### config.mk
export PLATFORM = sky130hd
export DESIGN_NAME = my_fifo
export DESIGN_NICKNAME = my_fifo
export VERILOG_FILES = /design/flow/design.v
export SDC_FILE = /design/flow/constraint.sdc
export NUM_CORES = 4
export LEC_CHECK = 0
export CAP_MARGIN = 20
export CORE_MARGIN = 2
export CORE_UTILIZATION = 70
export CTS_CLUSTER_SIZE = 46
export PLACE_DENSITY_LB_ADDON = 0.0
export SETUP_SLACK_MARGIN = 0.7
export SLEW_MARGIN = 20
### constraint.sdc
create_clock -name core_clock -period 2.47 [get_ports {clk}]
set_input_delay 0.4940 -clock core_clock [delete_from_list [all_inputs] [get_ports {clk}]]
set_output_delay 0.4940 -clock core_clock [all_outputs]
set_load 0.01 [all_outputs]
### design.v
module my_fifo #(
                   parameter DATA_W           = 128      ,         
                   parameter DEPTH            = 16     ,         
                   parameter UPP_TH           = 4      ,         
                   parameter LOW_TH           = 2                
                )
                (
                   input                   clk         ,         
                   input                   rstn        ,         
                   input                   i_wren      ,         
                   input  [DATA_W - 1 : 0] i_wrdata    ,         
                   output                  o_alm_full  ,         
                   output                  o_full      ,         
                   input                   i_rden      ,         
                   output [DATA_W - 1 : 0] o_rddata    ,         
                   output                  o_alm_empty ,         
                   output                  o_empty               
                );
logic [DATA_W - 1        : 0] data_rg [DEPTH] ;         
logic [$clog2(DEPTH) - 1 : 0] wrptr_rg        ;         
logic [$clog2(DEPTH) - 1 : 0] rdptr_rg        ;         
logic [$clog2(DEPTH)     : 0] dcount_rg       ;         
logic                         wren_s          ;         
logic                         rden_s          ;         
logic                         full_s          ;         
logic                         empty_s         ;         
always @ (posedge clk) begin
   if (!rstn) begin      
      for (int i = 0; i < DEPTH; i++) begin
         data_rg[i] <= '0 ;
      end
      wrptr_rg  <= 0              ;
      rdptr_rg  <= 0              ;      
      dcount_rg <= 0              ;
   end
   else begin   
      if (wren_s) begin                          
         data_rg [wrptr_rg] <= i_wrdata ;         
         if (wrptr_rg == DEPTH - 1) begin
            wrptr_rg <= 0               ;         
         end
         else begin
            wrptr_rg <= wrptr_rg + 1    ;         
         end
      end
      if (rden_s) begin         
         if (rdptr_rg == DEPTH - 1) begin
            rdptr_rg <= 0               ;         
         end
         else begin
            rdptr_rg <= rdptr_rg + 1    ;         
         end
      end
      if (wren_s && !rden_s) begin                
         dcount_rg <= dcount_rg + 1 ;
      end                    
      else if (!wren_s && rden_s) begin           
         dcount_rg <= dcount_rg - 1 ;         
      end
   end
end
assign full_s      = (dcount_rg == DEPTH) ? 1'b1 : 0                ; 
assign empty_s     = (dcount_rg == 0    ) ? 1'b1 : 0                ;
assign wren_s      = i_wren & !full_s                               ;  
assign rden_s      = i_rden & !empty_s                              ;
assign o_full      = full_s                          ;
assign o_empty     = empty_s                                        ;
assign o_alm_full  = ((dcount_rg > UPP_TH) ? 1'b1 : 0)              ;
assign o_alm_empty = (dcount_rg < LOW_TH) ? 1'b1 : 0                ;  
assign o_rddata    = data_rg [rdptr_rg]                             ;   
endmodule
### run.sh
#!/bin/bash
# the make line also repeats each setting of config.mk as NAME=value (left out here)
make -C /OpenROAD-flow-scripts/flow DESIGN_CONFIG=/design/flow/config.mk WORK_HOME=/design/flow/orfs CLKGATE_MAP_FILE= finish
==> run summary, run 1 <==
run results: Final HPWL DP 154 mm, Layout Check Fails negative setup slack, synthesized area per cell 16.2 µm², WL/cell 34.9 µm, Syn Std Cell Area 92000 µm², yosys stat area 92000 µm², vias in the first global route 58900, placed cell area 102000 µm², Rows 132, global routing met1 resource utilization 55.1%, clk pwr 31.0 mW, Max clock buf depth 3, CP Launch Type flip-flop, clock skew 0.0289 ns, Cell Count Post-Placement 7712, Worst path max stage delay 0.51 ns, Die Height 366 µm, sequential share of power 43.1%, PD cells 824 nW/µm², Worst-Skew Late Latency 0.85 ns, max-slew violation count 0, critical path fanouts, max 6, met3 GRT Util 10.5%, total combinational power 22.9 mW, Ports 264, Final Setup Violations 2164, reg2reg path depth 10, drt drc 0, Routed WL 292 mm, status finished with violations, Max Cap Viol 0, cts hold-fix bufs 0, RR Startpoint dcount_rg[3], Max-slew headroom 51.4%, Crit path top cell by count buf_12, fraction of registers with async set/reset 0%, Clock Root Buffer clkbuf_16, Max Clk Rate 0.285 GHz, largest net degree at the start of global routing 64, crit path cell chain buf_12 > buf_12 > buf_16 > buf_12 > buf_12 > mux4_2 > o22ai_2 > nor2_1 > buf_4 > buf_6, total core area 130000 µm², flop-to-flop setup slack -0.21 ns, Seq/Total Area, Yosys 67.2%, Net Switching 24.7 mW, GPL Wtd Cong 0.864, first-pass GRT wire length 399 mm, hold depth 3, H-tree Lvls 4, hold path startpoint rstn, ys flop type edfxtp_1, die area 134000 µm², GRT busiest layer met2, initial antenna violation count 38, Yosys reg bits 2065, GRT Total Usage 41.6%, r2r endpoint dcount_rg[4], IO buf count 263, vias per cell 6.98, sequential power 40.8 mW, synth unique cells 40, Top pwr grp registers, top cells, area edfxtp_1 67%, and2_1 14%, mux4_2 13%, WP data required 1.98 ns, Layout Cells excl Fill 8380, comb area leader simple AND/OR/NAND/NOR gates, CTS tree yes, critical path class flip-flop to output port, DR iter-0 viols 9473, fin worst setup slack -1.04 ns, Worst-path clk slew 0.06 ns, total global routing overflow 0, buffers and inverters on the worst path 7, RSZ-0062 raised after global routing true, Crit. path cell count 10, adder-cell share of the synthesized area 0.144%, cell-internal power 70.0 mW, Hold Path Sink wrptr_rg[3], Post-synth EDFFs 2048, CP Data Arrival Time 3.02 ns, GR Util met2 65.8%, final worst path period need 3.51 ns, post-synth top area cell edfxtp_1, Syn. warnings 1, Complex Gates by Area 2.18%, Area leader share 66.9%, crit end category output port, Gate power share 24.2%, Syn Inst Count 5677, DRT Pass-1 Iters 8, Max VDD drop 868 µV, simple share 15.0%, Syn Nets 5819, Multiplexer share 12.6%, area grow syn2layout 24.9%, Core Util at FP 70.8%, DR vias 58500, CTS sink cnt 2065, die width 366 µm, Synth top cell by count and2_1, Tool Warnings 34, Worst Setup EP o_rddata[4], Hold Crit Class input pin to flip-flop, Design Area, Final 115000 µm², final hold violations 0, CTS Buf Count 201, Sw Share 26.1%, Final ANT Viol Nets 0, cell class contributing the biggest share of worst-path delay buffers and inverters, slowest CP cell mux4_2, Nets 6573, Slew @ Worst Pin 0.727 ns, clock power share 32.7%, xor+xnor area frac 0.0381%, yosys cell count 5677, Leakage 42.5 nW, final period utilization 142%, list of most frequent post-synthesis cells 2051 x and2_1, 2048 x edfxtp_1, 512 x mux4_2, 323 x clkbuf_1, 216 x a22oi_1
[area by class of cell]
class / count / area (µm²)
sequential: 2065 / 61900
multi-input combinational: 3071 / 29600
fill: 4908 / 15100
timing repair buffer: 1083 / 14500
clock buffer: 253 / 5370
tap: 1742 / 2180
clock inverter: 116 / 1130
antenna: 41 / 103
inverter: 9 / 36.3
[stage by stage]
stage          hold slack, ns  setup WS, ns  TNS (ns)  power (mW)  utilization [%]
5_1_grt                0.0794         -1.07   -276.77        96.6             88.3
3_3_place_gp            0.488        -0.435   -105.42        58.0             78.7
4_1_cts                0.0495         -1.07   -295.37        92.1             86.4
6_report                0.111         -1.04   -221.50        94.7             88.3
2_1_floorplan           0.472        -0.297   -591.67        50.5                -
3_5_place_dp            0.529        -0.450   -145.64        58.4             78.7
[routing by layer]
metal  vias up  wire length [µm]  share of wire [%]
met5         -               169              0.058
met4        28             15900                5.4
met3      1098             43400                 15
met2      5451            140000                 48
met1     29300             92700                 32
li1      22600                 -                  -
[timing repair]
| item | 4_1_cts | 5_1_grt |
|---|---|---|
| pin swaps | 181 | 133 |
| endpoints found under the setup margin | 4238 | 4245 |
| cloned | 34 | 27 |
| resized | 873 | 333 |
| buffers inserted | 120 | 77 |
==> run 2: changes to the inputs <==
- ABC_AREA: not set -> 1
- CORE_UTILIZATION: 70 -> 72
- CTS_CLUSTER_DIAMETER: not set -> 365
- CTS_CLUSTER_SIZE: 46 -> 14
- PLACE_DENSITY_LB_ADDON: 0.0 -> 0.07
- SETUP_SLACK_MARGIN: 0.7 -> 0.71
==> run 2 against run 1 <==
  * Via count grew 40%
  * Cell count grew 44%
  * Critical endpoint is now o_rddata[122]
  * Clock power shrank 21%
  * Largest power group unchanged
  * Final area shrank 0.58%
  * The layout still fails its checks (negative setup slack)
  * Wire length grew 16%
  * Largest cell class unchanged
  * Maximum frequency grew 2.0%
  * Register-to-register slack gained 0.31 ns
  * Die area is essentially flat
  * Hold slack lost 0.049 ns
==> run summary, run 2 <==
run results: r2r endpoint data_rg[14][85], Syn. warnings 1 (unchanged), Final Setup Violations 132 (-94%), crit end category output port, CP Launch Type flip-flop, placed cell area 103000 µm² (+0.71%), DR iter-0 viols 16300 (+72%), Metal-1 WL 97.6 mm (+5.3%), total combinational power 34.3 mW (+50%), Syn Std Cell Area 94600 µm² (+2.8%), Max clock buf depth 3 (unchanged), post-synth top area cell edfxtp_1, Rows 132 (unchanged), Syn Inst Count 9827 (+73%), Design Area, Final 114000 µm² (-0.58%), IO buf count 263 (unchanged), Gate power share 34.4% (+10 points), H-tree Lvls 4 (unchanged), Worst Setup EP o_rddata[122], clock power share 24.6% (-8.1 points), cts hold-fix bufs 0 (unchanged), Core Util at FP 72.7% (+2.0 points), Tool Warnings 33 (-2.9%), final period utilization 139% (-2.8 points), final hold violations 0 (unchanged), GRT Total Usage 46.8% (+5.2 points), yosys stat area 94600 µm² (+2.8%), final worst path period need 3.44 ns (-0.0683 ns), RR Startpoint dcount_rg[4], RSZ-0062 raised after global routing true, Top pwr grp registers, Crit path top cell by count nand3_1, CTS Buf Count 165 (-18%), critical path class flip-flop to output port, met2 routed WL 147 mm (+5.1%), initial antenna violation count 5 (-87%), Max-slew headroom 46.0% (-5.4 points), Yosys reg bits 2065 (unchanged), WL/cell 28.1 µm (-19%), Worst path max stage delay 0.42 ns (-0.09 ns), CTS sink cnt 2065 (unchanged), hold path startpoint rstn, Final HPWL DP 170 mm (+10%), Multiplexer share 0% (-13 points), xor+xnor area frac 0.0371% (-0.0010 points), Post-synth EDFFs 2048 (unchanged), die width 366 µm (about the same), vias in the first global route 80300 (+36%), Final ANT Viol Nets 0 (unchanged), largest net degree at the start of global routing 62 (-3.1%), fin worst setup slack -0.974 ns (+0.0683 ns), Synth top cell by count nand2_1, Power, Total 99.9 mW (+5.5%), clk pwr 24.6 mW (-21%), synthesized area per cell 9.62 µm² (-41%), Worst-path clk slew 0.07 ns (about the same), flop-to-flop setup slack 0.10 ns (+0.31 ns), total global routing overflow 0 (unchanged), die area 134000 µm² (about the same), hold slack 0.0620 ns (-0.0486 ns), GPL Wtd Cong 0.883 (+2.2%), Die Height 366 µm (about the same), simple share 27.3% (+12 points), Max Cap Viol 0 (unchanged), DR vias 82100 (+40%), Crit. path cell count 10 (unchanged), Hold Crit Class input pin to flip-flop, buffers and inverters on the worst path 5 (-2), Layout Cells excl Fill 12000 (+44%), list of most frequent post-synthesis cells 2977 x nand2_1, 2156 x nor2_1, 2048 x edfxtp_1, 1228 x nand3_1, 420 x inv_1, fillcell total 5511 (+12%), CP Data Arrival Time 2.95 ns (-0.07 ns), setup TNS -94.73 ns (+126.76 ns), Cell Count Post-Placement 11600 (+50%), cell class contributing the biggest share of worst-path delay buffers and inverters, Max VDD drop 904 µV (+4.1%), ys flop type edfxtp_1, max-slew violation count 0 (unchanged), Clock Root Buffer clkbuf_16, total core area 130000 µm² (unchanged), reg2reg path depth 9 (-1), Slew @ Worst Pin 0.810 ns (+0.0830 ns), first-pass GRT wire length 470 mm (+18%), critical path fanouts, max 15 (+9), Hold Path Sink wrptr_rg[2], slowest CP cell dfxtp_4, adder-cell share of the synthesized area 0.140% (-0.0039 points), Net Switching 33.3 mW (+35%), Routed WL 338 mm (+16%), Seq/Total Area, Yosys 65.4% (-1.8 points), crit path cell chain buf_12 > inv_12 > bufbuf_16 > buf_4 > nand2_1 > nand3_1 > nand3_1 > nand3_1 > nand2_2 > buf_6, drt drc 0 (unchanged), DRT Pass-1 Iters 11 (+3), Leakage 48.2 nW (+14%), PD cells 875 nW/µm² (+6.1%), fraction of registers with async set/reset 0% (unchanged), Ports 264 (unchanged), WP data required 1.98 ns (about the same), sequential power 40.9 mW (about the same), Layout Check Fails negative setup slack, met3 routed WL 61.0 mm (+41%), sequential share of power 41.0% (-2.1 points), Sw Share 33.3% (+7.2 points), status finished with violations, Area leader share 65.0% (-1.8 points), Nets 10400 (+58%), synth unique cells 28 (-30%), vias per cell 6.82 (-2.3%), hold depth 3 (unchanged), yosys cell count 9827 (+73%), top cells, area edfxtp_1 65%, nand2_1 12%, nor2_1 8.6%, CTS tree yes, area grow syn2layout 20.7%, clock skew 0.0343 ns (+0.00539 ns), comb area leader simple AND/OR/NAND/NOR gates, Max Clk Rate 0.290 GHz (+2.0%), cell-internal power 66.6 mW (-4.8%), Syn Nets 9969 (+71%), Max Used Layer met5, Worst-Skew Late Latency 0.84 ns (about the same), Complex Gates by Area 0.828% (-1.4 points)
-- run 2: what timing repair did --
item	4_1_cts	5_1_grt
pin swaps	188	161
cloned	74	23
setup endpoints to repair	4180	4230
buffers inserted	90	39
gates resized	951	395
-- run 2: layout make-up --
class / count / area [µm²] / area share, %
Clock inverter: 2 / 25.0 / 0.0219
Sequential cell: 2065 / 61900 / 54.2
Timing Repair Buffer: 1039 / 14600 / 12.8
Antenna cell: 6 / 15.0 / 0.0132
Timing Repair inverter: 3 / 57.6 / 0.0504
Tap cell: 1742 / 2180 / 1.91
Inverter: 422 / 1630 / 1.43
Clock buffer: 195 / 4430 / 3.88
Multi-Input combinational cell: 6560 / 29300 / 25.7
-- run 2: per-layer routing --
layer  vias up  GRT usage, %
met5         -             0
met4         4          30.9
met3      2793          12.9
met2      9054          72.1
met1     37300          58.7
li1      32900             -
-- run 2: metrics by stage --
stage | worst slack, ns | utilization [%]
floorplan | 0.362 | -
global placement | -0.167 | 79.3
detailed placement | -0.207 | 79.3
CTS | -0.749 | 86.0
global route | -0.926 | 87.8
finish | -0.974 | 87.8
==> run 3: changes to the inputs <==
- ABC_AREA: 1 -> not set
- CELL_PAD_IN_SITES_DETAIL_PLACEMENT: not set -> 0
- CORE_ASPECT_RATIO: not set -> 0.75
- CTS_CLUSTER_DIAMETER: 365 -> not set
- CTS_CLUSTER_SIZE: 14 -> 58
- GPL_ROUTABILITY_DRIVEN: not set -> 1
- PLACE_DENSITY_LB_ADDON: 0.07 -> 0.0
- SETUP_SLACK_MARGIN: 0.71 -> 0.78
- clock period: 2.47 -> 2.64 ns (I/O delays scaled with it)
==> run 3 against run 2 <==
  * Register-to-register slack worse by 0.29 ns
  * Hold slack better by 0.21 ns
  * Sequential share of layout area up 0.40 points
  * Die area down 2.7%
  * Wire length down 13%
  * Still fails the layout checks on negative setup slack
  * Clock power up about 10%
==> run summary, run 3 <==
run results: Area leader share 66.9% (+1.8 points), area grow syn2layout 23.2%, fin worst setup slack -0.969 ns (+0.00480 ns), crit end category output port, Rows 113 (-14%), Nets 6497 (-38%), CTS tree yes, WL/cell 35.9 µm (+28%), reg2reg path depth 9 (unchanged), CTS sink cnt 2065 (unchanged), CP Data Arrival Time 3.08 ns (+0.13 ns), vias per cell 7.20 (+5.5%), GRT Total Usage 43.2% (-3.5 points), Final Core Density 89.5% (+1.6 points), met3 GRT Util 10.2% (-2.6 points), Max clock buf depth 3 (unchanged), DRT Pass-1 Iters 6 (-5), Crit. path cell count 10 (unchanged), top cells, area edfxtp_1 67%, and2_1 14%, mux4_2 13%, cell class contributing the biggest share of worst-path delay buffers and inverters, Ports 264 (unchanged), Top pwr grp registers, Clock Root Buffer clkbuf_16, GR Util met2 67.2% (-4.9 points), fraction of registers with async set/reset 0% (unchanged), total global routing overflow 0 (unchanged), ys flop type edfxtp_1, Worst-path clk slew 0.07 ns (about the same), buffers and inverters on the worst path 7 (+2), CTS Buf Count 187 (+13%), DR iter-0 viols 9913 (-39%), status finished with violations, total combinational power 22.1 mW (-36%), WP data required 2.11 ns (+0.13 ns), r2r endpoint data_rg[12][64], flop-to-flop setup slack -0.19 ns (-0.29 ns), Max Cap Viol 0 (unchanged), critical path fanouts, max 6 (-9), clock skew 0.0226 ns (-0.0117 ns), Sw Share 26.8% (-6.5 points), synthesized area per cell 16.2 µm² (+68%), Complex Gates by Area 2.18% (+1.4 points), comb area leader simple AND/OR/NAND/NOR gates, Crit path top cell by count buf_16, Final ANT Viol Nets 0 (unchanged), Yosys reg bits 2065 (unchanged), largest net degree at the start of global routing 129 (+110%), Routed WL 294 mm (-13%), final worst path period need 3.61 ns, max-slew violation count 0 (unchanged), worst slack, placed -0.321 ns (-0.114 ns), Core Util at FP 72.6% (-0.15 points), cell-internal power 63.9 mW (-4.0%), Die Height 314 µm (-14%), vias in the first global route 59000 (-27%), clk pwr 27.1 mW (+10%), slowest CP cell mux4_2, simple share 15.0% (-12 points), yosys cell count 5677 (-42%), Syn Inst Count 5677 (-42%), final hold violations 0 (unchanged), Worst Setup EP o_rddata[61], Multiplexer share 12.6% (+13 points), DR vias 58900 (-28%), Synth top cell by count and2_1, crit path cell chain buf_12 > buf_16 > buf_16 > buf_12 > buf_16 > buf_6 > mux4_2 > a22oi_2 > nand2_2 > buf_6, GRT busiest layer met2, Worst-Skew Late Latency 0.86 ns (+0.02 ns), final period utilization 137% (-2.7 points), post-synth top area cell edfxtp_1, clock power share 31.0% (+6.4 points), cts hold-fix bufs 0 (unchanged), GPL Wtd Cong 0.839 (-5.0%), Max VDD drop 757 µV (-16%), Slew @ Worst Pin 0.986 ns (+0.175 ns), CP Launch Type flip-flop, global routing met1 resource utilization 57.6% (-1.1 points), Hold Path Sink dcount_rg[4], Post-synth EDFFs 2048 (unchanged), yosys stat area 92000 µm² (-2.7%), Tool Warnings 36 (+9.1%), Leakage 41.7 nW (-14%), drt drc 0 (unchanged), PD cells 770 nW/µm² (-12%), first-pass GRT wire length 402 mm (-15%), Syn. warnings 1 (unchanged), H-tree Lvls 4 (unchanged), Hold Crit Class input pin to flip-flop, IO buf count 263 (unchanged), Final HPWL DP 149 mm (-12%), xor+xnor area frac 0.0381% (+0.0010 points), Max Clk Rate 0.277 GHz, Syn Nets 5819 (-42%), adder-cell share of the synthesized area 0.144% (+0.0039 points), Net Switching 23.4 mW (-30%), initial antenna violation count 26 (+21), list of most frequent post-synthesis cells 2051 x and2_1, 2048 x edfxtp_1, 512 x mux4_2, 323 x clkbuf_1, 216 x a22oi_1, Worst path max stage delay 0.53 ns (+0.11 ns), Final Setup Violations 356 (+170%), sequential power 38.2 mW (-6.6%), hold depth 4 (+1), Gate power share 25.3% (-9.1 points), die width 417 µm (+14%), Max-slew headroom 34.3% (-12 points), total core area 127000 µm² (-2.5%), sequential share of power 43.7% (+2.7 points), Layout Check Fails negative setup slack, RSZ-0062 raised after global routing true, Syn Std Cell Area 92000 µm² (-2.7%), synth unique cells 40 (+43%), RR Startpoint dcount_rg[3], critical path class flip-flop to output port, die area 131000 µm² (-2.7%), hold path startpoint rstn, Seq/Total Area, Yosys 67.2% (+1.8 points)
## run 3: final cells by class
cell class / count / area [µm²]
flip-flops and latches: 2065 / 61900
multi-input cells: 3071 / 29400
repair buffers: 1021 / 14000
fillers: 4373 / 13400
clock buffers: 246 / 5150
well taps: 1667 / 2090
clock inverters: 94 / 686
diodes: 18 / 45.0
inverters: 9 / 33.8
## run 3: through the flow
stage / std cells / TNS (ns) / area (µm²) / power [mW] / hold slack, ns
6_report: 8191 / -114.65 / 113000 / 87.3 / 0.271
5_1_grt: 8189 / -114.01 / 113000 / 88.9 / 0.277
4_1_cts: 8110 / -99.61 / 112000 / 84.5 / 0.198
3_5_place_dp: 7546 / -48.21 / 101000 / 54.5 / 0.535
3_3_place_gp: 7546 / -42.01 / 101000 / 54.2 / 0.501
2_1_floorplan: 5677 / -244.79 / 92100 / 47.2 / 0.472
## run 3: per-layer routing
metal / part of all wire, % / vias to the layer above
li1: - / 22400
met2: 47 / 5892
met5: 0.015 / -
met3: 15 / 1285
met1: 31 / 29300
met4: 6.9 / 8
## run 3: timing repair
action                                   CTS  global route
gates cloned                              47             7
pin swaps                                183           129
gates resized                            964           214
setup buffers                            177            56
endpoints found under the setup margin  4237          4241
==> run 4: changes to the inputs <==
- CORE_ASPECT_RATIO: 0.75 -> 1.04
- CTS_CLUSTER_SIZE: 58 -> 40
- PLACE_DENSITY_LB_ADDON: 0.0 -> 0.02
- SETUP_SLACK_MARGIN: 0.78 -> 0.77
- SLEW_MARGIN: 20 -> 25
- TNS_END_PERCENT: not set -> 5
- clock period: 2.64 -> 2.63 ns (I/O delays scaled with it)
==> run 4 against run 3 <==
  * Still fails the layout checks on negative setup slack
  * Cell count is 1.6% higher
  * Clock skew is 0.0050 ns higher
  * Count of clock-buffer cells in the layout is 6 higher
  * Critical endpoint is now o_rddata[50]
  * Largest cell class unchanged
==> run summary, run 4 <==
run results: Syn. warnings 1 (unchanged), die area 131000 µm² (about the same), Worst-path clk slew 0.07 ns (about the same), Tool Warnings 37 (+2.8%), list of most frequent post-synthesis cells 2051 x and2_1, 2048 x edfxtp_1, 512 x mux4_2, 323 x clkbuf_1, 216 x a22oi_1, final period utilization 140% (+3.5 points), Final ANT Viol Nets 0 (unchanged), Net Switching 25.1 mW (+7.6%), DR vias 64300 (+9.1%), final worst path period need 3.69 ns, Syn Inst Count 5677 (unchanged), RR Startpoint dcount_rg[3], Gate power share 25.3% (about the same), cell class contributing the biggest share of worst-path delay buffers and inverters, Worst-Skew Late Latency 0.88 ns (+0.02 ns), Area leader share 66.9% (unchanged), Worst Setup EP o_rddata[50], synth unique cells 40 (unchanged), slowest CP cell mux4_2, Yosys reg bits 2065 (unchanged), CTS Buf Count 197 (+5.3%), total combinational power 22.7 mW (+3%), Seq/Total Area, Yosys 67.2% (unchanged), fraction of registers with async set/reset 0% (unchanged), vias per cell 7.73 (+7.4%), largest net degree at the start of global routing 54 (-58%), RSZ-0062 raised after global routing true, CTS sink cnt 2065 (unchanged), simple share 15.0% (unchanged), top cells, area edfxtp_1 67%, and2_1 14%, mux4_2 13%, final hold violations 0 (unchanged), area grow syn2layout 25.7%, Hold Crit Class input pin to flip-flop, Die Height 368 µm (+18%), IO buf count 263 (unchanged), Crit path top cell by count buf_16, CP Data Arrival Time 3.16 ns (+0.08 ns), drt drc 0 (unchanged), Post-synth EDFFs 2048 (unchanged), Synth top cell by count and2_1, total core area 127000 µm² (about the same), CP Launch Type flip-flop, crit path cell chain buf_12 > buf_16 > buf_16 > buf_8 > mux4_2 > a22oi_2 > nand2_2 > buf_6, Syn Std Cell Area 92000 µm² (unchanged), reg2reg path depth 12 (+3), r2r endpoint dcount_rg[2], total global routing overflow 0 (unchanged), fin worst setup slack -1.06 ns (-0.0877 ns), hold path startpoint rstn, sequential share of power 42.8% (-0.9 points), initial antenna violation count 61 (+130%), Comb gate area 30000 µm² (+1.8%), adder-cell share of the synthesized area 0.144% (unchanged), GPL Wtd Cong 0.832 (-0.83%), Hold Path Sink dcount_rg[4], post-synth top area cell edfxtp_1, DRT Pass-1 Iters 8 (+2), first-pass GRT wire length 427 mm (+6.3%), Slew @ Worst Pin 0.755 ns (-0.231 ns), Nets 6542 (+0.69%), DR iter-0 viols 13500 (+36%), Sw Share 28.0% (+1.2 points), Clock Root Buffer clkbuf_16, Core Util at FP 72.6% (about the same), H-tree Lvls 4 (unchanged), cell-internal power 64.7 mW (+1.3%), Layout Check Fails negative setup slack, Cell Count Post-Placement 7627 (+1.1%), sequential power 38.5 mW (about the same), Layout Cells excl Fill 8325 (+1.6%), critical path class flip-flop to output port, GRT Total Usage 46.5% (+3.3 points), vias in the first global route 61400 (+4.1%), register area 61900 µm² (about the same), CTS tree yes, Multiplexer share 12.6% (unchanged), Crit. path cell count 8 (-2), Max VDD drop 850 µV (+12%), hold depth 3 (-1), yosys stat area 92000 µm² (unchanged), Syn Nets 5819 (unchanged), Final Setup Violations 1353 (+280%), Ports 264 (unchanged), Rows 133 (+18%), max-slew violation count 0 (unchanged), Max clock buf depth 3 (unchanged), synthesized area per cell 16.2 µm² (unchanged), clk pwr 28.6 mW (+6%), Leakage 42.5 nW (+1.8%), Top pwr grp registers, Max Clk Rate 0.271 GHz, Routed WL 349 mm (+19%), Worst path max stage delay 0.58 ns (+0.05 ns), comb area leader simple AND/OR/NAND/NOR gates, WP data required 2.10 ns (about the same), clock power share 31.9% (+0.9 points), PD cells 777 nW/µm² (+0.93%), Max-slew headroom 49.5% (+15 points), critical path fanouts, max 6 (unchanged), status finished with violations, buffers and inverters on the worst path 5 (-2), cts hold-fix bufs 0 (unchanged), ys flop type edfxtp_1, yosys cell count 5677 (unchanged), setup TNS -158.29 ns (-43.64 ns), Final HPWL DP 157 mm (+5.7%), fillcell total 3705 (-15%), WL/cell 41.9 µm (+17%), die width 354 µm (-15%), Complex Gates by Area 2.18% (unchanged), xor+xnor area frac 0.0381% (unchanged), flop-to-flop setup slack -0.17 ns (+0.02 ns), crit end category output port, Max Cap Viol 0 (unchanged), clock skew 0.0276 ns (+0.00500 ns)
-- run 4: cell type report --
type / count / area share, %
clock inverters: 109 / 0.761
flip-flops and latches: 2065 / 53.5
multi-input cells: 3071 / 25.9
repair buffers: 1056 / 13.2
well taps: 1687 / 1.83
clock buffers: 252 / 4.57
diodes: 76 / 0.165
inverters: 9 / 0.0314
-- run 4: per-layer routing --
metal | vias up | routed length, µm | global-route usage [%]
li1 | 22600 | - | -
met1 | 30700 | 96400 | 59.5
met2 | 8383 | 156000 | 72.5
met3 | 2565 | 62500 | 13.1
met4 | 44 | 34200 | 27.1
met5 | - | 327 | 0.185
-- run 4: timing repair --
action,CTS,global route
setup endpoints to repair,4235,4240
gates resized,1121,239
setup buffers,118,61
pin swaps,261,99
cloned,48,34
-- run 4: through the flow --
stage	setup WS (ns)	instance area, µm²	hold WS (ns)	utilization [%]	power (mW)
global placement	-0.288	102000	0.494	80.8	54.5
CTS	-0.821	113000	0.0608	89.3	85.6
finish	-1.06	116000	0.0746	91.3	89.9
detailed placement	-0.303	102000	0.505	80.8	54.9
global route	-1.02	115000	0.104	91.2	90.7
floorplan	-0.137	92100	0.472	-	47.4
==> run 5: changes to the inputs <==
- CAP_MARGIN: 20 -> 0
- CELL_PAD_IN_SITES_DETAIL_PLACEMENT: 0 -> not set
- CORE_ASPECT_RATIO: 1.04 -> 0.97
- CORE_MARGIN: 2 -> 9
- CORE_UTILIZATION: 72 -> 26
- CTS_CLUSTER_SIZE: 40 -> 49
- GPL_ROUTABILITY_DRIVEN: 1 -> 0
- MIN_ROUTING_LAYER: not set -> met1
- PLACE_DENSITY_LB_ADDON: 0.02 -> 0.15
- SETUP_SLACK_MARGIN: 0.77 -> 1.27
- SLEW_MARGIN: 25 -> 35
- TNS_END_PERCENT: 5 -> 65
- clock period: 2.63 -> 4.64 ns (I/O delays scaled with it)
==> run 5 against run 4 <==
  * The run now finishes clean
  * Register-to-register slack better by 1.5 ns
  * Critical path type unchanged
  * Global-route usage fell by 29 points
  * Die area went up to 2.9 times the previous value
==> run summary, run 5 <==
run results: status complete, no violations, Crit path top cell by count buf_12, final worst path period need 4.11 ns, Worst Setup EP o_rddata[103], area grow syn2layout 23.1%, Final Setup Violations 0 (-100%), die area 375000 µm² (+190%), PD cells 449 nW/µm² (-42%), r2r endpoint data_rg[2][111], total combinational power 11.1 mW (-51%), CP Launch Type flip-flop, Nets 6234 (-4.7%), Net Switching 13.7 mW (-45%), final hold violations 0 (unchanged), register area 61900 µm² (about the same), Max VDD drop 306 µV (-64%), Rows 214 (+61%), setup TNS 0 ns (+158.29 ns), fillcell total 34000 (+820%), sequential share of power 42.6% (-0.2 points), Area leader share 66.9% (unchanged), Design Area, Final 113000 µm² (-2.1%), Max Cap Viol 0 (unchanged), CTS tree yes, RSZ-0062 raised after global routing true, hold depth 2 (-1), DRT Pass-1 Iters 5 (-3), GRT Total Usage 17.1% (-29 points), die width 622 µm (+75%), Ports 264 (unchanged), Worst-Skew Late Latency 0.91 ns (+0.03 ns), vias per cell 4.69 (-39%), slowest CP cell mux4_2, Complex Gates by Area 2.18% (unchanged), Crit. path cell count 9 (+1), top cells, area edfxtp_1 67%, and2_1 14%, mux4_2 13%, clk pwr 18.0 mW (-37%), list of most frequent post-synthesis cells 2051 x and2_1, 2048 x edfxtp_1, 512 x mux4_2, 323 x clkbuf_1, 216 x a22oi_1, Syn Inst Count 5677 (unchanged), Yosys reg bits 2065 (unchanged), Worst-path clk slew 0.06 ns (about the same), reg2reg path depth 8 (-4), adder-cell share of the synthesized area 0.144% (unchanged), clock power share 35.4% (+3.5 points), crit path cell chain buf_12 > buf_8 > buf_12 > clkbuf_16 > buf_12 > mux4_2 > a22oi_2 > nand2_1 > dlygate4sd2_1, DR iter-0 viols 4368 (-68%), Syn Nets 5819 (unchanged), WP data required 3.71 ns (+1.61 ns), Cell Count Post-Placement 10300 (+35%), post-synth top area cell edfxtp_1, comb area leader simple AND/OR/NAND/NOR gates, final period utilization 88.6% (-52 points), Max-slew headroom 31.0% (-18 points), Top pwr grp registers, synthesized area per cell 16.2 µm² (unchanged), CTS sink cnt 2065 (unchanged), Routed WL 330 mm (-5.3%), sequential power 21.6 mW (-44%), DR vias 51300 (-20%), critical path fanouts, max 9 (+3), RR Startpoint dcount_rg[0], total core area 351000 µm² (+180%), H-tree Lvls 4 (unchanged), simple share 15.0% (unchanged), Worst path max stage delay 0.51 ns (-0.07 ns), clock skew 0.0602 ns (+0.0326 ns), yosys stat area 92000 µm² (unchanged), xor+xnor area frac 0.0381% (unchanged), Layout Cells excl Fill 10900 (+32%), Synth top cell by count and2_1, ys flop type edfxtp_1, Hold Crit Class flip-flop to flip-flop, Multiplexer share 12.6% (unchanged), largest net degree at the start of global routing 106 (+96%), Comb gate area 29000 µm² (-3.1%), CP Data Arrival Time 3.19 ns (+0.03 ns), Clock Root Buffer clkbuf_16, Tool Warnings 36 (-2.7%), Max clock buf depth 4 (+1), max-slew violation count 0 (unchanged), placed cell area 101000 µm² (-0.96%), flop-to-flop setup slack 1.37 ns (+1.54 ns), cell class contributing the biggest share of worst-path delay buffers and inverters, CTS Buf Count 233 (+18%), Sw Share 27.0% (-0.94 points), Die Height 604 µm (+64%), Syn Std Cell Area 92000 µm² (unchanged), first-pass GRT wire length 456 mm (+6.9%), hold slack 0.523 ns (+0.448 ns), Max Clk Rate 0.243 GHz, cell-internal power 37.1 mW (-43%), drt drc 0 (unchanged), cts hold-fix bufs 0 (unchanged), buffers and inverters on the worst path 6 (+1), Gate power share 21.9% (-3.4 points), Syn. warnings 1 (unchanged), synth unique cells 40 (unchanged), Leakage 40.1 nW (-5.5%), crit end category output port, WL/cell 30.2 µm (-28%), vias in the first global route 53700 (-13%), Slew @ Worst Pin 1.03 ns (+0.280 ns), Seq/Total Area, Yosys 67.2% (unchanged), yosys cell count 5677 (unchanged), Core Util at FP 26.2% (-46 points), total global routing overflow 0 (unchanged), Final HPWL DP 175 mm (+11%), fraction of registers with async set/reset 0% (unchanged), critical path class flip-flop to output port, Post-synth EDFFs 2048 (unchanged), Power, Total 50.8 mW (-43%), IO buf count 263 (unchanged), hold path startpoint rdptr_rg[0], initial antenna violation count 74 (+21%), Final ANT Viol Nets 0 (unchanged)
run 5: routing by layer:
layer | vias to the layer above | track usage, % | share of wire, %
met5 | - | 0 | 0.034
met3 | 418 | 2.23 | 4.8
met2 | 1416 | 30.0 | 50
met1 | 27500 | 22.7 | 43
met4 | 18 | 3.25 | 1.9
li1 | 21900 | - | -
run 5: through the flow:
| stage | worst slack (ns) | util (%) |
|---|---|---|
| floorplan | 0.654 | - |
| global placement | 0.719 | 28.8 |
| detailed placement | 0.634 | 28.9 |
| CTS | 0.236 | 31.5 |
| global route | 0.435 | 32.2 |
| finish | 0.527 | 32.2 |
run 5: timing repair:
| action | in CTS | in global routing |
|---|---|---|
| cloned | 24 | 12 |
| pin swaps | 32 | 132 |
| setup buffers | 73 | 120 |
| gates resized | 324 | 478 |
| endpoints found under the setup margin | 131 | 131 |
run 5: area by class of cell:
class	instances	share of cell area, %
inverters	9	0.0298
clock inverters	132	0.953
multi-input cells	3071	25.6
repair buffers	712	8.16
well taps	4644	5.13
diodes	23	0.0508
clock buffers	293	5.41
flip-flops and latches	2065	54.6
==> run 6: changes to the inputs <==
- CAP_MARGIN: 0 -> 20
- CELL_PAD_IN_SITES_DETAIL_PLACEMENT: not set -> 0
- CORE_ASPECT_RATIO: 0.97 -> 1.04
- CORE_MARGIN: 9 -> 2
- CORE_UTILIZATION: 26 -> 72
- CTS_CLUSTER_SIZE: 49 -> 60
- GPL_ROUTABILITY_DRIVEN: 0 -> 1
- MIN_ROUTING_LAYER: met1 -> not set
- PLACE_DENSITY_LB_ADDON: 0.15 -> 0.01
- SETUP_SLACK_MARGIN: 1.27 -> 0.77
- SLEW_MARGIN: 35 -> 25
- TNS_END_PERCENT: 65 -> 70
- clock period: 4.64 -> 2.63 ns (I/O delays scaled with it)
==> run 6 against run 5 <==
  * Count of clock-buffer cells in the layout fell by 39
  * Synthesized area stayed put
  * Die area fell by 65%
  * Now fails the layout checks on negative setup slack
  * Critical path type unchanged
  * Sequential power increased by 78%
  * Wire length increased by 3.0%
  * Global-route usage grew 28 points
==> run summary, run 6 <==
run results: clk pwr 28.3 mW (+57%), buffers and inverters on the worst path 7 (+1), Max Clk Rate 0.262 GHz, hold slack 0.269 ns (-0.254 ns), Net Switching 25.0 mW (+82%), Max Cap Viol 0 (unchanged), cell-internal power 65.3 mW (+76%), area grow syn2layout 25.7%, Die Height 368 µm (-39%), Slew @ Worst Pin 0.900 ns (-0.135 ns), Routed WL 340 mm (+3.0%), Nets 6571 (+5.4%), Power, Total 90.2 mW (+78%), die area 131000 µm² (-65%), Final HPWL DP 151 mm (-14%), GRT Total Usage 45.5% (+28 points), Max-slew headroom 39.8% (+8.8 points), Crit. path cell count 10 (+1), CP Launch Type flip-flop, WL/cell 40.8 µm (+35%), final worst path period need 3.81 ns, Ports 264 (unchanged), largest net degree at the start of global routing 56 (-47%), clock skew 0.0273 ns (-0.0329 ns), Rows 133 (-38%), drt drc 0 (unchanged), adder-cell share of the synthesized area 0.144% (unchanged), fraction of registers with async set/reset 0% (unchanged), comb area leader simple AND/OR/NAND/NOR gates, register area 61900 µm² (about the same), first-pass GRT wire length 418 mm (-8.4%), Tool Warnings 35 (-2.8%), fin worst setup slack -1.18 ns (-1.71 ns), Sw Share 27.7% (+0.65 points), Hold Path Sink dcount_rg[4], total global routing overflow 0 (unchanged), total core area 127000 µm² (-64%), Leakage 42.7 nW (+6.4%), Multiplexer share 12.6% (unchanged), yosys stat area 92000 µm² (unchanged), Worst-Skew Late Latency 0.84 ns (-0.07 ns), final period utilization 145% (+56 points), clock power share 31.3% (-4.1 points), vias per cell 7.63 (+63%), Top pwr grp registers, xor+xnor area frac 0.0381% (unchanged), Worst path max stage delay 0.52 ns (about the same), r2r endpoint dcount_rg[4], H-tree Lvls 4 (unchanged), CP Data Arrival Time 3.29 ns (+0.10 ns), total combinational power 23.5 mW (+110%), Complex Gates by Area 2.18% (unchanged), slowest CP cell mux4_2, cts hold-fix bufs 0 (unchanged), status finished with violations, DRT Pass-1 Iters 7 (+2), Yosys reg bits 2065 (unchanged), crit path cell chain buf_12 > buf_12 > buf_6 > buf_12 > buf_16 > buf_6 > mux4_2 > a22oi_1 > nand2_1 > buf_2, top cells, area edfxtp_1 67%, and2_1 14%, mux4_2 13%, Syn. warnings 1 (unchanged), cell class contributing the biggest share of worst-path delay buffers and inverters, Crit path top cell by count buf_12, critical path class flip-flop to output port, Area leader share 66.9% (unchanged), hold path startpoint rstn, die width 354 µm (-43%), Final ANT Viol Nets 0 (unchanged), Max VDD drop 953 µV (+210%), Final Setup Violations 251 (+251), post-synth top area cell edfxtp_1, Layout Check Fails negative setup slack, CTS Buf Count 195 (-16%), max-slew violation count 0 (unchanged), yosys cell count 5677 (unchanged), ys flop type edfxtp_1, GPL Wtd Cong 0.835, CTS tree yes, fillcell total 3737 (-89%), Max clock buf depth 3 (-1), vias in the first global route 60800 (+13%), Core Util at FP 72.6% (+46 points), hold depth 4 (+2), DR vias 63700 (+24%), crit end category output port, Synth top cell by count and2_1, Worst Setup EP o_rddata[20], Syn Std Cell Area 92000 µm² (unchanged), Hold Crit Class input pin to flip-flop, critical path fanouts, max 6 (-3), sequential power 38.5 mW (+78%), list of most frequent post-synthesis cells 2051 x and2_1, 2048 x edfxtp_1, 512 x mux4_2, 323 x clkbuf_1, 216 x a22oi_1, worst slack, placed -0.277 ns (-0.911 ns), Comb gate area 29800 µm² (+2.8%), Gate power share 26.0% (+4.1 points), Syn Inst Count 5677 (unchanged), RR Startpoint dcount_rg[3], simple share 15.0% (unchanged), Post-synth EDFFs 2048 (unchanged), final hold violations 0 (unchanged), Worst-path clk slew 0.06 ns (about the same), sequential share of power 42.6% (about the same), IO buf count 263 (unchanged), synth unique cells 40 (unchanged), CTS sink cnt 2065 (unchanged), PD cells 781 nW/µm² (+74%), WP data required 2.10 ns (-1.61 ns), initial antenna violation count 56 (-24%), Seq/Total Area, Yosys 67.2% (unchanged), flop-to-flop setup slack -0.07 ns (-1.44 ns), DR iter-0 viols 12700 (+190%), Syn Nets 5819 (unchanged), RSZ-0062 raised after global routing true, reg2reg path depth 10 (+2), synthesized area per cell 16.2 µm² (unchanged), Clock Root Buffer clkbuf_16
==> run 6: cell type report <==
type | instances | area share (%)
inverter | 9 | 0.0336
sequential | 2065 | 53.5
multi-input combinational | 3071 | 25.8
timing repair buffer | 1087 | 13.4
antenna | 65 | 0.141
tap | 1687 | 1.83
clock inverter | 107 | 0.683
clock buffer | 254 | 4.61
==> run 6: timing repair <==
action	in CTS	in global routing
gates resized	1052	323
pin swaps	237	111
buffers inserted	164	83
cloned	56	42
endpoints found under the hold margin	0	0
setup endpoints to repair	4239	4242
==> run 6: per-stage QoR <==
| stage | util, % | std cells | setup TNS, ns | cell area, µm² |
|---|---|---|---|---|
| 2_1_floorplan | - | 5677 | -265.02 | 92100 |
| 3_3_place_gp | 80.1 | 7574 | -27.17 | 101000 |
| 3_5_place_dp | 80.1 | 7574 | -31.55 | 101000 |
| 4_1_cts | 88.9 | 8155 | -94.00 | 113000 |
| 5_1_grt | 91.2 | 8301 | -113.09 | 115000 |
| 6_report | 91.3 | 8345 | -110.65 | 116000 |
==> run 6: routing by layer <==
metal  GRT usage, %  vias up  part of all wire, %
li1               -    22600                    -
met1           57.5    30400                   28
met2           71.1     8097                   45
met3           12.6     2512                   17
met4           27.8       32                   10
met5              0        -                0.096
==> run 7: changes to the inputs <==
- CELL_PAD_IN_SITES_DETAIL_PLACEMENT: 0 -> not set
- CORE_ASPECT_RATIO: 1.04 -> not set
- CORE_UTILIZATION: 72 -> 65
- CTS_CLUSTER_SIZE: 60 -> not set
- GPL_ROUTABILITY_DRIVEN: 1 -> not set
- HOLD_SLACK_MARGIN: not set -> -0.09
- MAX_ROUTING_LAYER: not set -> met4
- PLACE_DENSITY: not set -> 0.6
- PLACE_DENSITY_LB_ADDON: 0.01 -> not set
- SETUP_SLACK_MARGIN: 0.77 -> 0.41
- SLEW_MARGIN: 25 -> 20
- TNS_END_PERCENT: 70 -> not set
- clock period: 2.63 -> 3.94 ns (I/O delays scaled with it)
==> run 7 against run 6 <==
  * The run now finishes clean
  * Synthesized cell count is the same
  * Sequential share of layout area grew 3.6 points
  * Cell count is 2.8% lower
  * Combinational power is 46% lower
  * Clock power is 35% lower
==> run summary, run 7 <==
run results: cell class contributing the biggest share of worst-path delay buffers and inverters, max-slew violation count 0 (unchanged), GRT Total Usage 38.0% (-7.4 points), Crit. path cell count 9 (-1), post-synth top area cell edfxtp_1, hold slack 0.539 ns (+0.270 ns), register area 61900 µm² (about the same), Clock Root Buffer clkbuf_16, hold depth 2 (-2), Ports 264 (unchanged), first-pass GRT wire length 378 mm (-9.6%), buffers and inverters on the worst path 6 (-1), Max Cap Viol 0 (unchanged), xor+xnor area frac 0.0381% (unchanged), simple share 15.0% (unchanged), CTS Buf Count 203 (+4.1%), Max clock buf depth 3 (unchanged), Syn Inst Count 5677 (unchanged), Leakage 39.3 nW (-8.0%), vias per cell 6.53 (-14%), Post-synth EDFFs 2048 (unchanged), clk pwr 18.5 mW (-35%), final worst path period need 3.77 ns, WL/cell 32.4 µm (-21%), vias in the first global route 54000 (-11%), Hold Path Sink wrptr_rg[1], Final HPWL DP 119 mm (-22%), yosys stat area 92000 µm² (unchanged), Worst-Skew Late Latency 0.83 ns (about the same), area grow syn2layout 17.8%, Area leader share 66.9% (unchanged), sequential power 25.5 mW (-34%), Hold Crit Class flip-flop to flip-flop, reg2reg path depth 9 (-1), Multiplexer share 12.6% (unchanged), Sw Share 25.5% (-2.2 points), synth unique cells 40 (unchanged), CP Data Arrival Time 2.98 ns (-0.31 ns), Nets 6181 (-5.9%), Comb gate area 29000 µm² (-2.9%), critical path class flip-flop to output port, Die Height 380 µm (+3.2%), Net Switching 14.5 mW (-42%), Slew @ Worst Pin 1.03 ns (+0.134 ns), Cell Count Post-Placement 7465 (-1.4%), synthesized area per cell 16.2 µm² (unchanged), Gate power share 22.4% (-3.6 points), Core Util at FP 65.2% (-7.4 points), PD cells 524 nW/µm² (-33%), Max Clk Rate 0.265 GHz, Rows 138 (+3.8%), comb area leader simple AND/OR/NAND/NOR gates, clock skew 0.0188 ns (-0.00848 ns), DR iter-0 viols 7151 (-44%), final period utilization 95.7% (-49 points), cell-internal power 42.3 mW (-35%), fraction of registers with async set/reset 0% (unchanged), final hold violations 0 (unchanged), die area 145000 µm² (+11%), largest net degree at the start of global routing 129 (+130%), die width 380 µm (+7.2%), DR vias 52900 (-17%), H-tree Lvls 4 (unchanged), sequential share of power 44.9% (+2.3 points), Worst path max stage delay 0.49 ns (-0.03 ns), clock power share 32.6% (+1.3 points), RR Startpoint dcount_rg[0], Syn. warnings 1 (unchanged), initial antenna violation count 24 (-57%), CTS tree yes, Seq/Total Area, Yosys 67.2% (unchanged), fillcell total 8118 (+120%), Routed WL 262 mm (-23%), Worst Setup EP o_rddata[43], ys flop type edfxtp_1, CP Launch Type flip-flop, adder-cell share of the synthesized area 0.144% (unchanged), GPL Wtd Cong 0.778 (-6.8%), Final Setup Violations 0 (-100%), Crit path top cell by count buf_16, critical path fanouts, max 7 (+1), r2r endpoint dcount_rg[4], Max-slew headroom 31.0% (-8.8 points), Top pwr grp registers, IO buf count 263 (unchanged), total combinational power 12.7 mW (-46%), hold path startpoint wrptr_rg[1], Final ANT Viol Nets 0 (unchanged), Syn Nets 5819 (unchanged), slowest CP cell mux4_2, Max VDD drop 484 µV (-49%), top cells, area edfxtp_1 67%, and2_1 14%, mux4_2 13%, crit path cell chain buf_8 > buf_12 > buf_16 > buf_16 > buf_4 > mux4_2 > a22oi_1 > nand2_1 > dlygate4sd2_1, Tool Warnings 83 (+140%), RSZ-0062 raised after global routing true, flop-to-flop setup slack 0.71 ns (+0.78 ns), Syn Std Cell Area 92000 µm² (unchanged), Worst-path clk slew 0.06 ns (about the same), status complete, no violations, setup TNS 0 ns (+110.65 ns), cts hold-fix bufs 0 (unchanged), Complex Gates by Area 2.18% (unchanged), Layout Cells excl Fill 8109 (-2.8%), drt drc 0 (unchanged), CTS sink cnt 2065 (unchanged), WP data required 3.15 ns (+1.05 ns), yosys cell count 5677 (unchanged), total core area 141000 µm² (+11%), Yosys reg bits 2065 (unchanged), Synth top cell by count and2_1, DRT Pass-1 Iters 5 (-2), crit end category output port, list of most frequent post-synthesis cells 2051 x and2_1, 2048 x edfxtp_1, 512 x mux4_2, 323 x clkbuf_1, 216 x a22oi_1, total global routing overflow 0 (unchanged)
-- run 7: timing repair --
action / CTS / global route
pin swaps: 95 / 119
cloned: 39 / 9
buffers inserted: 139 / 72
resized: 589 / 302
setup endpoints to repair: 129 / 133
-- run 7: routing by layer --
layer | wire length (µm) | share of wire, % | GRT usage, %
met1 | 97000 | 37 | 51.9
met2 | 130000 | 49 | 59.7
met3 | 29600 | 11 | 7.39
met4 | 6230 | 2.4 | 10.4
met5 | 0 | 0 | -
-- run 7: final cells by class --
type | count | area share [%]
Clock inverter | 87 | 0.639
Sequential cell | 2065 | 57.1
Clock buffer | 274 | 5.07
Multi-Input combinational cell | 3072 | 26.7
Timing Repair Buffer | 688 | 8.17
Inverter | 9 | 0.0312
Antenna cell | 24 | 0.0554
Tap cell | 1890 | 2.18
-- run 7: through the flow --
| stage | power, mW | area (µm²) | utilization, % | setup slack [ns] |
|---|---|---|---|---|
| floorplan | 31.6 | 92000 | - | 0.0938 |
| global placement | 35.4 | 97300 | 69.0 | 0.257 |
| detailed placement | 35.5 | 97300 | 69.0 | 0.239 |
| CTS | 55.9 | 107000 | 75.7 | 0.135 |
| global route | 58.3 | 108000 | 76.8 | 0.105 |
| finish | 56.8 | 108000 | 76.8 | 0.171 |
==> run 8: changes to the inputs <==
- CAP_MARGIN: 20 -> 25
- CELL_PAD_IN_SITES_DETAIL_PLACEMENT: not set -> 1
- CORE_ASPECT_RATIO: not set -> 0.53
- CORE_UTILIZATION: 65 -> 45
- MAX_ROUTING_LAYER: met4 -> not set
- PLACE_DENSITY: 0.6 -> not set
- PLACE_DENSITY_LB_ADDON: not set -> 0.04
- SETUP_SLACK_MARGIN: 0.41 -> not set
- clock period: 3.94 -> 3.72 ns (I/O delays scaled with it)
==> run 8 against run 7 <==
  * The layout now fails its checks (negative setup slack)
  * Sequential share of layout area shrank 0.55 points
  * Synthesized area is the same
  * Flip-flop count is the same
  * Synthesized cell count is the same
  * Non-clock buffer count grew 36
  * Count of clock-buffer cells in the layout shrank 23
  * Setup slack lost 0.20 ns
  * Combinational power grew 8%
  * Register-to-register slack lost 0.29 ns
  * Critical endpoint is now o_rddata[67]
  * Highest routed layer is now met5
==> run summary, run 8 <==
run results: cell-internal power 44.3 mW (+4.7%), synth unique cells 40 (unchanged), r2r endpoint dcount_rg[4], Multiplexer share 12.6% (unchanged), Clock Root Buffer clkbuf_16, adder-cell share of the synthesized area 0.144% (unchanged), Cell Count Post-Placement 8314 (+11%), Worst-path clk slew 0.07 ns (about the same), Final HPWL DP 157 mm (+32%), WL/cell 34.2 µm (+5.6%), first-pass GRT wire length 431 mm (+14%), DRT Pass-1 Iters 5 (unchanged), H-tree Lvls 4 (unchanged), Yosys reg bits 2065 (unchanged), Hold Crit Class input pin to flip-flop, Syn Inst Count 5677 (unchanged), Max VDD drop 361 µV (-25%), Net Switching 16.2 mW (+12%), final hold violations 0 (unchanged), Routed WL 305 mm (+16%), IO buf count 263 (unchanged), Worst path max stage delay 0.50 ns (about the same), Seq/Total Area, Yosys 67.2% (unchanged), Core Util at FP 45.4% (-20 points), Ports 264 (unchanged), final worst path period need 3.75 ns, Slew @ Worst Pin 1.15 ns (+0.115 ns), Syn Std Cell Area 92000 µm² (unchanged), reg2reg path depth 10 (+1), sequential power 27.0 mW (+6%), total global routing overflow 0 (unchanged), vias in the first global route 54800 (+1.4%), CTS Buf Count 199 (-2.0%), DR iter-0 viols 7289 (+1.9%), die width 625 µm (+64%), Comb gate area 29000 µm² (+0.17%), placed cell area 98800 µm² (+1.6%), Top pwr grp registers, Worst-Skew Late Latency 0.87 ns (+0.04 ns), area grow syn2layout 18.9%, total core area 203000 µm² (+44%), ys flop type edfxtp_1, Rows 120 (-13%), Power, Total 60.5 mW (+6.6%), drt drc 0 (unchanged), largest net degree at the start of global routing 129 (unchanged), top cells, area edfxtp_1 67%, and2_1 14%, mux4_2 13%, Syn Nets 5819 (unchanged), fraction of registers with async set/reset 0% (unchanged), Area leader share 66.9% (unchanged), RSZ-0062 raised after global routing true, yosys cell count 5677 (unchanged), buffers and inverters on the worst path 8 (+2), PD cells 553 nW/µm² (+5.6%), simple share 15.0% (unchanged), CTS tree yes, Design Area, Final 109000 µm² (+0.98%), clock skew 0.0458 ns (+0.0270 ns), hold depth 3 (+1), worst slack, placed 0.0649 ns (-0.174 ns), critical path fanouts, max 6 (-1), register area 61900 µm² (unchanged), list of most frequent post-synthesis cells 2051 x and2_1, 2048 x edfxtp_1, 512 x mux4_2, 323 x clkbuf_1, 216 x a22oi_1, xor+xnor area frac 0.0381% (unchanged), Crit path top cell by count buf_12, DR vias 53100 (+0.26%), final period utilization 101% (+5.0 points), Worst Setup EP o_rddata[67], Final Setup Violations 6 (+6), Hold Path Sink wrptr_rg[3], GRT Total Usage 29.3% (-8.7 points), clk pwr 19.8 mW (+7%), yosys stat area 92000 µm² (unchanged), Final ANT Viol Nets 0 (unchanged), Gate power share 22.7% (+0.3 points), Complex Gates by Area 2.18% (unchanged), Synth top cell by count and2_1, fin worst setup slack -0.0261 ns (-0.197 ns), Sw Share 26.8% (+1.3 points), flop-to-flop setup slack 0.42 ns (-0.29 ns), slowest CP cell mux4_2, status finished with violations, Final Core Density 54.0% (-23 points), max-slew violation count 0 (unchanged), Max Cap Viol 0 (unchanged), Post-synth EDFFs 2048 (unchanged), critical path class flip-flop to output port, comb area leader simple AND/OR/NAND/NOR gates, Leakage 39.4 nW (+0.20%), Layout Cells excl Fill 8914 (+9.9%), sequential share of power 44.7% (-0.2 points), Crit. path cell count 11 (+2), cell class contributing the biggest share of worst-path delay buffers and inverters, initial antenna violation count 30 (+25%), GPL Wtd Cong 0.769 (-1.2%), CP Launch Type flip-flop, Syn. warnings 1 (unchanged), clock power share 32.7% (about the same), Max clock buf depth 4 (+1), WP data required 2.98 ns (-0.17 ns), Die Height 333 µm (-12%), vias per cell 5.95 (-8.8%), crit end category output port, crit path cell chain buf_12 > buf_12 > buf_16 > buf_12 > buf_6 > buf_12 > buf_12 > mux4_2 > a22oi_2 > nand2_1 > buf_2, die area 208000 µm² (+44%), RR Startpoint dcount_rg[0], CTS sink cnt 2065 (unchanged), setup TNS -0.102 ns (-0.102 ns), Tool Warnings 51 (-39%), post-synth top area cell edfxtp_1, hold path startpoint rstn, Max-slew headroom 23.4% (-7.7 points), hold slack 0.380 ns (-0.159 ns), total combinational power 13.7 mW (+8%), Layout Check Fails negative setup slack, Max Clk Rate 0.267 GHz, Nets 6212 (+0.50%), synthesized area per cell 16.2 µm² (unchanged), CP Data Arrival Time 3.00 ns (+0.02 ns), fillcell total 18500 (+130%)
==> run 8: metal layers <==
metal,vias up,global-route usage (%),part of all wire (%)
li1,21800,-,-
met1,28500,44.1,44
met2,2399,45.0,46
met3,334,4.64,8.0
met4,2,6.73,1.9
met5,-,0,0.015
==> run 8: cell type report <==
type	count	share of cell area, %
flip-flops and latches	2065	56.5
multi-input cells	3071	26.5
repair buffers	724	8.32
clock buffers	251	4.84
well taps	2684	3.07
clock inverters	91	0.613
diodes	19	0.0435
inverters	9	0.0309
==> run 8: what timing repair did <==
item / in CTS / in global routing
setup buffers: 127 / 91
resized: 652 / 301
hold buffers: 0 / 0
endpoints found under the setup margin: 128 / 115
pin swaps: 60 / 99
cloned: 31 / 8
==> run 9: changes to the inputs <==
- CAP_MARGIN: 25 -> 20
- CELL_PAD_IN_SITES_DETAIL_PLACEMENT: 1 -> not set
- CORE_ASPECT_RATIO: 0.53 -> not set
- CORE_UTILIZATION: 45 -> 72
- CTS_CLUSTER_SIZE: not set -> 33
- HOLD_SLACK_MARGIN: -0.09 -> not set
- PLACE_DENSITY_LB_ADDON: 0.04 -> 0.03
- SETUP_SLACK_MARGIN: not set -> 0.71
- clock period: 3.72 -> 2.47 ns (I/O delays scaled with it)
==> run 9 against run 8 <==
  * Still fails the layout checks on negative setup slack
  * Via count is 19% higher
  * Wire length is 10% higher
  * Setup slack lost 1.1 ns
  * Clock skew is 0.0030 ns lower
  * Cell count decreased by 6.3%
  * Clock power is 51% higher
  * Synthesized area is the same
  * Final area grew 5.7%
  * Highest routed layer unchanged
==> run summary, run 9 <==
run results: Clock Root Buffer clkbuf_16, largest net degree at the start of global routing 48 (-63%), hold path startpoint rstn, CP Launch Type flip-flop, GPL Wtd Cong 0.850 (+11%), Slew @ Worst Pin 0.708 ns (-0.441 ns), Routed WL 335 mm (+10%), final hold violations 0 (unchanged), slowest CP cell mux4_2, Syn Nets 5819 (unchanged), Ports 264 (unchanged), CP Data Arrival Time 3.14 ns (+0.14 ns), list of most frequent post-synthesis cells 2051 x and2_1, 2048 x edfxtp_1, 512 x mux4_2, 323 x clkbuf_1, 216 x a22oi_1, DR vias 63300 (+19%), Rows 131 (+9.2%), clock skew 0.0428 ns (-0.00304 ns), Hold Path Sink wrptr_rg[3], H-tree Lvls 4 (unchanged), Tool Warnings 35 (-31%), vias per cell 7.58 (+27%), r2r endpoint data_rg[10][80], PD cells 823 nW/µm² (+49%), simple share 15.0% (unchanged), Syn Std Cell Area 92000 µm² (unchanged), adder-cell share of the synthesized area 0.144% (unchanged), Worst-Skew Late Latency 0.86 ns (about the same), CTS sink cnt 2065 (unchanged), Worst Setup EP o_rddata[102], post-synth top area cell edfxtp_1, total core area 127000 µm² (-37%), Leakage 42.7 nW (+8.4%), Net Switching 26.5 mW (+63%), CTS tree yes, fraction of registers with async set/reset 0% (unchanged), Die Height 361 µm (+8.5%), Max VDD drop 1000 µV (+180%), Max Clk Rate 0.275 GHz, crit end category output port, Area leader share 66.9% (unchanged), area grow syn2layout 25.7%, placed cell area 103000 µm² (+3.7%), Crit. path cell count 9 (-2), RSZ-0062 raised after global routing true, fin worst setup slack -1.17 ns (-1.14 ns), max-slew violation count 0 (unchanged), vias in the first global route 60500 (+11%), status finished with violations, WP data required 1.98 ns (-1.00 ns), Sw Share 27.8% (+1.0 points), setup TNS -631.04 ns (-630.94 ns), flop-to-flop setup slack -0.45 ns (-0.87 ns), DR iter-0 viols 12900 (+77%), drt drc 0 (unchanged), Max-slew headroom 52.6% (+29 points), Multiplexer share 12.6% (unchanged), cell class contributing the biggest share of worst-path delay buffers and inverters, Syn. warnings 1 (unchanged), Hold Crit Class input pin to flip-flop, Syn Inst Count 5677 (unchanged), Design Area, Final 116000 µm² (+5.7%), Worst path max stage delay 0.59 ns (+0.09 ns), reg2reg path depth 10 (unchanged), crit path cell chain buf_12 > buf_12 > buf_16 > buf_16 > buf_12 > mux4_2 > a22oi_2 > nand2_2 > buf_6, Seq/Total Area, Yosys 67.2% (unchanged), sequential share of power 43.0% (-1.7 points), initial antenna violation count 48 (+60%), die area 131000 µm² (-37%), clk pwr 29.9 mW (+51%), Top pwr grp registers, critical path class flip-flop to output port, top cells, area edfxtp_1 67%, and2_1 14%, mux4_2 13%, Nets 6612 (+6.4%), WL/cell 40.2 µm (+18%), Power, Total 95.2 mW (+57%), total global routing overflow 0 (unchanged), cell-internal power 68.7 mW (+55%), DRT Pass-1 Iters 8 (+3), Final Core Density 90.9% (+37 points), comb area leader simple AND/OR/NAND/NOR gates, ys flop type edfxtp_1, Synth top cell by count and2_1, sequential power 40.9 mW (+51%), Crit path top cell by count buf_12, Max clock buf depth 3 (-1), IO buf count 263 (unchanged), Post-synth EDFFs 2048 (unchanged), Final Setup Violations 4019 (+4013), Final ANT Viol Nets 0 (unchanged), die width 361 µm (-42%), fillcell total 3783 (-80%), CTS Buf Count 200 (+0.50%), final period utilization 147% (+46 points), buffers and inverters on the worst path 6 (-2), synthesized area per cell 16.2 µm² (unchanged), hold depth 3 (unchanged), clock power share 31.4% (-1.3 points), Core Util at FP 72.3% (+27 points), Complex Gates by Area 2.18% (unchanged), yosys cell count 5677 (unchanged), synth unique cells 40 (unchanged), first-pass GRT wire length 412 mm (-4.4%), Final HPWL DP 159 mm (+1.4%), critical path fanouts, max 7 (+1), hold slack 0.190 ns (-0.190 ns), yosys stat area 92000 µm² (unchanged), RR Startpoint dcount_rg[3], final worst path period need 3.64 ns, Max Cap Viol 0 (unchanged), GRT Total Usage 44.6% (+15 points), xor+xnor area frac 0.0381% (unchanged), total combinational power 24.3 mW (+77%), Layout Check Fails negative setup slack, Gate power share 25.5% (+2.8 points), Yosys reg bits 2065 (unchanged), Worst-path clk slew 0.07 ns (about the same)
run 9: final cells by class:
| class | instances | area (µm²) | share of cell area, % |
|---|---|---|---|
| Tap cell | 1662 | 2080 | 1.80 |
| Timing Repair Buffer | 1123 | 15800 | 13.7 |
| Antenna cell | 54 | 135 | 0.117 |
| Sequential cell | 2065 | 61900 | 53.5 |
| Clock inverter | 111 | 768 | 0.665 |
| Inverter | 9 | 41.3 | 0.0357 |
| Clock buffer | 255 | 5300 | 4.58 |
| Multi-Input combinational cell | 3071 | 29600 | 25.6 |
run 9: stage by stage:
stage / instances / setup slack [ns]
2_1_floorplan: 5677 / -0.297
3_3_place_gp: 7630 / -0.470
3_5_place_dp: 7630 / -0.495
4_1_cts: 8169 / -1.02
5_1_grt: 8313 / -1.15
6_report: 8350 / -1.17
run 9: repair_timing:
action | 4_1_cts | 5_1_grt
endpoints found under the hold margin | 1 | 0
endpoints found under the setup margin | 4240 | 4243
buffers inserted | 131 | 86
pin swaps | 184 | 144
gates resized | 963 | 228
hold buffers | 1 | 0
cloned | 41 | 41
run 9: routing by layer:
metal / GRT usage [%] / wire, µm / vias to the layer above
met2: 69.8 / 151000 / 7957
met5: 0 / 182 / -
met3: 13.1 / 58500 / 2210
met1: 57.5 / 95300 / 30400
met4: 23.2 / 30100 / 28
li1: - / - / 22700
==> run 10: changes to the inputs <==
- CAP_MARGIN: 20 -> 30
- CELL_PAD_IN_SITES_DETAIL_PLACEMENT: not set -> 1
- CORE_ASPECT_RATIO: not set -> 1.28
- CORE_UTILIZATION: 72 -> 45
- CTS_CLUSTER_SIZE: 33 -> not set
- HOLD_SLACK_MARGIN: not set -> -0.09
- MAX_ROUTING_LAYER: not set -> met4
- PLACE_DENSITY_LB_ADDON: 0.03 -> 0.04
- SETUP_SLACK_MARGIN: 0.71 -> not set
- clock period: 2.47 -> 3.72 ns (I/O delays scaled with it)
==> run 10 against run 9 <==
  * Largest power group unchanged
  * Cell count rose by 6.4%
  * Still fails the layout checks on negative setup slack
  * Clock skew down 0.017 ns
  * Global-route usage is 14 points lower
  * Highest routed layer is now met4
  * Largest cell class unchanged
  * Non-clock buffer count shrank 443
==> run summary, run 10 <==
run results: Design Area, Final 110000 µm² (-5.1%), clk pwr 19.9 mW (-33%), IO buf count 263 (unchanged), drt drc 0 (unchanged), post-synth top area cell edfxtp_1, initial antenna violation count 39 (-19%), Syn Std Cell Area 92000 µm² (unchanged), Core Util at FP 45.3% (-27 points), Syn Nets 5819 (unchanged), final worst path period need 3.76 ns, yosys stat area 92000 µm² (unchanged), WL/cell 33.9 µm (-15%), top cells, area edfxtp_1 67%, and2_1 14%, mux4_2 13%, Hold Crit Class input pin to flip-flop, Top pwr grp registers, RSZ-0062 raised after global routing true, DR vias 53100 (-16%), cell-internal power 44.4 mW (-35%), total global routing overflow 0 (unchanged), Hold Path Sink dcount_rg[4], Worst-path clk slew 0.06 ns (about the same), Max Clk Rate 0.266 GHz, Tool Warnings 63 (+80%), CTS tree yes, GRT Total Usage 30.1% (-14 points), clock power share 32.8% (+1.4 points), fin worst setup slack -0.0366 ns (+1.13 ns), Seq/Total Area, Yosys 67.2% (unchanged), setup TNS -0.0848 ns (+630.95 ns), Sw Share 26.9% (-0.95 points), Syn Inst Count 5677 (unchanged), Worst Setup EP o_rddata[45], largest net degree at the start of global routing 129 (+170%), RR Startpoint dcount_rg[0], Ports 264 (unchanged), Final HPWL DP 144 mm (-9.3%), Layout Check Fails negative setup slack, vias per cell 5.98 (-21%), Max-slew headroom 30.6% (-22 points), Clock Root Buffer clkbuf_16, hold path startpoint rstn, DR iter-0 viols 5899 (-54%), Yosys reg bits 2065 (unchanged), area grow syn2layout 19.3%, Area leader share 66.9% (unchanged), vias in the first global route 56600 (-6.5%), CTS Buf Count 209 (+4.5%), Final Setup Violations 6 (-99.9%), buffers and inverters on the worst path 7 (+1), slowest CP cell mux4_2, Die Height 515 µm (+43%), fraction of registers with async set/reset 0% (unchanged), comb area leader simple AND/OR/NAND/NOR gates, yosys cell count 5677 (unchanged), placed cell area 98700 µm² (-3.8%), status finished with violations, xor+xnor area frac 0.0381% (unchanged), Leakage 39.3 nW (-7.9%), crit path cell chain buf_12 > buf_12 > buf_16 > buf_12 > buf_16 > buf_12 > mux4_2 > a22oi_2 > nand2_2 > buf_6, Complex Gates by Area 2.18% (unchanged), Multiplexer share 12.6% (unchanged), Syn. warnings 1 (unchanged), Net Switching 16.3 mW (-38%), Max VDD drop 540 µV (-46%), Post-synth EDFFs 2048 (unchanged), CP Launch Type flip-flop, crit end category output port, Nets 6178 (-6.6%), Max clock buf depth 3 (unchanged), synthesized area per cell 16.2 µm² (unchanged), final hold violations 0 (unchanged)
==> run 10: stage by stage <==
step	total power, mW	setup WS (ns)	std cells	hold WS [ns]	utilization (%)
5_1_grt	62.7	-0.119	8878	0.416	54.0
2_1_floorplan	33.5	-0.0822	5677	0.472	-
3_5_place_dp	38.2	0.0872	8256	0.506	48.6
3_3_place_gp	38.1	0.0727	8256	0.503	48.6
4_1_cts	60.9	-0.180	8837	0.356	53.7
6_report	60.8	-0.0366	8882	0.410	54.0
==> run 10: layout make-up <==
class / instances / area, µm²
Tap cell: 2646 / 3310
Clock buffer: 270 / 5480
Sequential cell: 2065 / 61900
Antenna cell: 31 / 77.6
Timing Repair Buffer: 680 / 8960
Clock inverter: 110 / 732
Inverter: 9 / 33.8
Fill cell: 18500 / 93400
Multi-Input combinational cell: 3071 / 29200
==> run 10: what timing repair did <==
action | CTS | global route
endpoints found under the setup margin | 128 | 109
buffers inserted | 162 | 33
resized | 807 | 184
pin swaps | 138 | 123
gates cloned | 43 | 5
==> run 10: per-layer routing <==
layer | up-vias | global-route usage, % | wire length, µm | share of wire [%]
li1 | 21800 | - | - | -
met5 | - | - | 0 | 0
met2 | 2057 | 48.8 | 148000 | 49
met3 | 365 | 4.53 | 22800 | 7.5
met4 | 0 | 6.76 | 6460 | 2.1
met1 | 28900 | 40.6 | 124000 | 41
Power figures rest on the tool's default switching activity, not on a simulated workload.
